== rev 12 ==
Design gemm_mem, start of the top module:
module gemm_mem(
  input wire clk,
  input wire rst,
  input wire out_rdy,
  input wire v0__read_req_rdy,
  input wire [31:0] v0__read_resp,
  input wire v0__read_resp_vld,
  input wire v0__write_completion_vld,
  input wire v0__write_req_rdy,
  input wire [31:0] v0_in,
  input wire v0_in_vld,
  input wire v1__read_req_rdy,
  input wire [31:0] v1__read_resp,
  input wire v1__read_resp_vld,
  input wire v1__write_completion_vld,
  input wire v1__write_req_rdy,
  input wire [31:0] v1_in,
  input wire v1_in_vld,
  input wire [31:0] C_rd_data,
  output wire [31:0] out,
  output wire out_vld,
  output wire [3:0] v0__read_req,
  output wire v0__read_req_vld,
  output wire v0__read_resp_rdy,
  output wire v0__write_completion_rdy,
  output wire [35:0] v0__write_req,
  output wire v0__write_req_vld,
  output wire v0_in_rdy,
  output wire [3:0] v1__read_req,
  output wire v1__read_req_vld,
  output wire v1__read_resp_rdy,
  output wire v1__write_completion_rdy,
  output wire [35:0] v1__write_req,
  output wire v1__write_req_vld,
  output wire v1_in_rdy,
  output wire [3:0] C_rd_addr,
  output wire C_rd_en,
  output wire [3:0] C_wr_addr,
  output wire [31:0] C_wr_data,
  output wire C_wr_en
);
==> flow/config.mk <==
export PLATFORM = sky130hd
export DESIGN_NAME = gemm_mem
export DESIGN_NICKNAME = gemm_mem
export VERILOG_FILES = /design/flow/design.v
export SDC_FILE = /design/flow/constraint.sdc
export NUM_CORES = 4
export LEC_CHECK = 0
export ABC_AREA = 1
export CAP_MARGIN = 20
export CORE_ASPECT_RATIO = 1.03
export CORE_MARGIN = 2
export CORE_UTILIZATION = 71
export MAX_ROUTING_LAYER = met4
export PLACE_DENSITY = 0.78
export SLEW_MARGIN = 20
==> flow/constraint.sdc <==
create_clock -name core_clock -period 6.33 [get_ports {clk}]
set_input_delay 1.2660 -clock core_clock [delete_from_list [all_inputs] [get_ports {clk}]]
set_output_delay 1.2660 -clock core_clock [all_outputs]
set_load 0.01 [all_outputs]
run.sh (not shown) runs the stock make flow with config.mk's settings and CLKGATE_MAP_FILE=.
For rev 12, the flow was terminated by a tool error in 5_1_grt and produced no final design.
--- input diff rev 12..rev 13 ---
Settings: CORE_UTILIZATION changed from 71 to 67; PLACE_DENSITY removed (was 0.78); CORE_ASPECT_RATIO removed (was 1.03); MAX_ROUTING_LAYER removed (was met4); the clock period (ns, I/O delays scaled along) changed from 6.33 to 6.57.
## What came out
Rev 13 completed; timing, DRC and antenna clean. Sequential-to-total area share from yosys stat: rev 13 vs rev 12 identical. Count of input and output buffers: rev 12 vs rev 13 identical. Re buffer levels on the longest clock path: no difference whatsoever between rev 12 and rev 13. Any difference in synthesized cell count between rev 12 and rev 13 is small enough to ignore. Rev 13 vs. rev 12: y dimension of the die went up by 3.0 microns.

* * *

gemm_mem again, from the RTL that the note above started with.
Settings: LEC_CHECK=0, ABC_AREA=1, CAP_MARGIN=20, CORE_ASPECT_RATIO=1.03, CORE_MARGIN=2, CORE_UTILIZATION=70, CTS_CLUSTER_DIAMETER=362, MAX_ROUTING_LAYER=met4, PLACE_DENSITY=0.6, SLEW_MARGIN=20; clock period 5.5 ns.
The baseline died in global routing (5_1_grt).
Edit:
- CORE_ASPECT_RATIO: 1.03 -> 0.96
- CORE_UTILIZATION: 70 -> 57
- CTS_CLUSTER_DIAMETER: 362 -> default
- PLACE_DENSITY: 0.6 -> default
- clock period: 5.5 -> 8.24 ns (I/O delays scaled with it)
Now the flow ran to the end with no violations.
Die area is higher by 22%.
Synthesized area is unchanged.
Synthesized cell count stays the same.
Edit:
- CORE_ASPECT_RATIO: 0.96 -> default
- CORE_UTILIZATION: 57 -> 70
- clock period: 8.24 -> 5.43 ns (I/O delays scaled with it)
The new run completed, yet does not pass: negative setup slack.
Global-route usage rose by 11 points.
Cell count rises by 2.0%.
Worst hold slack is about the same.
Edit:
- ABC_AREA: 1 -> default
- CORE_UTILIZATION: 70 -> 65
- clock period: 5.43 -> 6.2 ns (I/O delays scaled with it)
Effect: The new run finished with negative setup slack left; setup slack improves by 940 ps; synthesized cell count is lower by 19%; sequential power decreases by 16%; clock skew is higher by 7.3 ps; non-clock buffer count drops by 19; via count came out lower by 17%; design area fell by 4.4%; hold slack gets better by 4.9 ps; sequential share of layout area is higher by 0.65 points.

* * *

== job 2209 ==
gemm_mem again, from the RTL that the note above started with.
// gemm_mem
module gemm_mem(
  input wire clk,
  input wire rst,
  input wire out_rdy,
  input wire v0__read_req_rdy,
  input wire [31:0] v0__read_resp,
  input wire v0__read_resp_vld,
  input wire v0__write_completion_vld,
  input wire v0__write_req_rdy,
  input wire [31:0] v0_in,
  input wire v0_in_vld,
  input wire v1__read_req_rdy,
  input wire [31:0] v1__read_resp,
  input wire v1__read_resp_vld,
  input wire v1__write_completion_vld,
  input wire v1__write_req_rdy,
  input wire [31:0] v1_in,
  input wire v1_in_vld,
  input wire [31:0] C_rd_data,
  output wire [31:0] out,
  output wire out_vld,
  output wire [3:0] v0__read_req,
  output wire v0__read_req_vld,
  output wire v0__read_resp_rdy,
  output wire v0__write_completion_rdy,
  output wire [35:0] v0__write_req,
  output wire v0__write_req_vld,
  output wire v0_in_rdy,
  output wire [3:0] v1__read_req,
  output wire v1__read_req_vld,
  output wire v1__read_resp_rdy,
  output wire v1__write_completion_rdy,
  output wire [35:0] v1__write_req,
  output wire v1__write_req_vld,
  output wire v1_in_rdy,
  output wire [3:0] C_rd_addr,
  output wire C_rd_en,
  output wire [3:0] C_wr_addr,
  output wire [31:0] C_wr_data,
  output wire C_wr_en
);
Settings: LEC_CHECK=0, ABC_AREA=1, CAP_MARGIN=20, CORE_MARGIN=2, CORE_UTILIZATION=68, PLACE_DENSITY=0.35, SLEW_MARGIN=20; clock period 5.41 ns.
The flow completed for job 2209, but it is not clean: the layout still shows setup timing.
Setup changes, job 2209 to job 377
diff --git a/flow/config.mk b/flow/config.mk
--- a/flow/config.mk
+++ b/flow/config.mk
@@ -10,4 +10,4 @@
 export CORE_MARGIN = 2
-export CORE_UTILIZATION = 68
-export PLACE_DENSITY = 0.35
+export CORE_UTILIZATION = 72
+export PLACE_DENSITY = 0.79
 export SLEW_MARGIN = 20
==> flow/constraint.sdc <==
create_clock -name core_clock -period 6.23 [get_ports {clk}]
set_input_delay 1.2460 -clock core_clock [delete_from_list [all_inputs] [get_ports {clk}]]
set_output_delay 1.2460 -clock core_clock [all_outputs]
set_load 0.01 [all_outputs]
Results
In the summary table, job 377 is marked failed, with error GRT-0232 raised in global routing. Compared with job 2209, in job 377 total half-perimeter wirelength after legalization and detailed placement rose 2.0%; placement-stage cell area fell about 1.9%; full die area fell 5.5%; starting density of the core rose 4.7 points.
Edits applied to the flow inputs when going from job 377 to job 9965:
diff --git a/flow/config.mk b/flow/config.mk
--- a/flow/config.mk
+++ b/flow/config.mk
@@ -11,3 +11,3 @@
 export CORE_UTILIZATION = 72
-export PLACE_DENSITY = 0.79
+export PLACE_DENSITY = 0.76
 export SLEW_MARGIN = 20
==> flow/constraint.sdc <==
create_clock -name core_clock -period 6.24 [get_ports {clk}]
set_input_delay 1.2480 -clock core_clock [delete_from_list [all_inputs] [get_ports {clk}]]
set_output_delay 1.2480 -clock core_clock [all_outputs]
set_load 0.01 [all_outputs]
Results
Flow for job 9965 halted at global routing, error code GRT-0232.
Final HPWL from detailed placement came out lower on job 9965 than on job 377.
Routability congestion estimate from global placement in job 9965 vs job 377: down 1.7%
Between job 9965 and job 377, the count of placed standard cells including taps figures differ only marginally.
From job 377 to job 9965 the numbers moved as follows: instance tally after logic synthesis saw little to no change, post-CTS setup buffer count dropped 1.
Adder-cell share of the synthesized area delta (job 377 -> job 9965): insignificant
Area reported by Yosys stat: job 377 vs job 9965 identical
Worst-case setup slack after placement: job 377 and job 9965 compared, lower one is job 9965
Modified inputs, job 1405 compared to job 9965
diff --git a/flow/config.mk b/flow/config.mk
--- a/flow/config.mk
+++ b/flow/config.mk
@@ -7,7 +7,5 @@
 export LEC_CHECK = 0
-export ABC_AREA = 1
 export CAP_MARGIN = 20
 export CORE_MARGIN = 2
-export CORE_UTILIZATION = 72
-export PLACE_DENSITY = 0.76
+export CORE_UTILIZATION = 40
 export SLEW_MARGIN = 20
==> flow/constraint.sdc <==
create_clock -name core_clock -period 13.4 [get_ports {clk}]
set_input_delay 2.6800 -clock core_clock [delete_from_list [all_inputs] [get_ports {clk}]]
set_output_delay 2.6800 -clock core_clock [all_outputs]
set_load 0.01 [all_outputs]
### Flow results
Cmp job 1405 vs job 9965: number of cell rows higher in job 1405
Taking job 9965 as the reference, in job 1405 post-synthesis instance area now sits lower; buffer count from post-CTS setup fixing fell by 23.
The final layout from job 1405, which completed every stage, passed the timing, design-rule and antenna checks at the end of the flow.
For job 1485, these inputs were changed with respect to job 1405:
diff --git a/flow/config.mk b/flow/config.mk
--- a/flow/config.mk
+++ b/flow/config.mk
@@ -9,3 +9,4 @@
 export CORE_MARGIN = 2
-export CORE_UTILIZATION = 40
+export CORE_UTILIZATION = 58
+export SETUP_SLACK_MARGIN = 1.33
 export SLEW_MARGIN = 20
==> flow/constraint.sdc <==
create_clock -name core_clock -period 7.32 [get_ports {clk}]
set_input_delay 1.4640 -clock core_clock [delete_from_list [all_inputs] [get_ports {clk}]]
set_output_delay 1.4640 -clock core_clock [all_outputs]
set_load 0.01 [all_outputs]
==> comparison <==
- Measured against each other, job 1405 and job 1485 differ in critical path depth, the higher figure coming from job 1485.
- In job 1485 relative to job 1405, met2 wire length had gone up by a few percent.
- Job 1485 completed every stage of the flow, and the final layout passed the timing, design-rule and antenna checks.
- Job 1405 | stages: all done | timing, DRC, antenna: all pass
- Job 1405 vs job 1485, endpoint of the worst setup timing path: v1_in_rdy vs p1_smul_11826[30]
- Post-synthesis to final-layout area growth up 3.9 points in job 1485 wrt job 1405
- Job 1405 → job 1485: met1 demand-to-capacity share in global routing went up 11 points, simple-gate share of the synthesized area ~0 delta.
- From job 1405 to job 1485 the numbers moved as follows: number of slew-limit violations in the final report now sits at about the same level, die area now sits lower, highest cell delay on the worst timing path now sits lower, via count now sits higher, hold slack now sits higher.
- Relative to job 1405, part of the cycle the worst path needs has increased by 27 points in job 1485.
Here is what was changed in the inputs of job 765 compared with job 1485.
diff --git a/flow/config.mk b/flow/config.mk
--- a/flow/config.mk
+++ b/flow/config.mk
@@ -10,3 +10,2 @@
 export CORE_UTILIZATION = 58
-export SETUP_SLACK_MARGIN = 1.33
 export SLEW_MARGIN = 20
==> flow/constraint.sdc <==
create_clock -name core_clock -period 5.1 [get_ports {clk}]
set_input_delay 1.0200 -clock core_clock [delete_from_list [all_inputs] [get_ports {clk}]]
set_output_delay 1.0200 -clock core_clock [all_outputs]
set_load 0.01 [all_outputs]
==> comparison <==
Job 765 finished all stages; layout check result: FAIL, due to setup timing.
Job 765 vs job 1485: clock network power up in job 765
The worst setup path startpoint comes out ____fsm___for_5_loop_state_1[11] in one run and ____fsm___for_5_loop_state_2[5] in the other, namely in job 765 and job 1485 respectively.
Relative to job 1485, share of the clock period used by the worst path increased by 38 points in job 765.
Relative to job 1485, static power due to leakage has increased by about 7% in job 765.
Power is estimated from default activity; no workload was simulated.
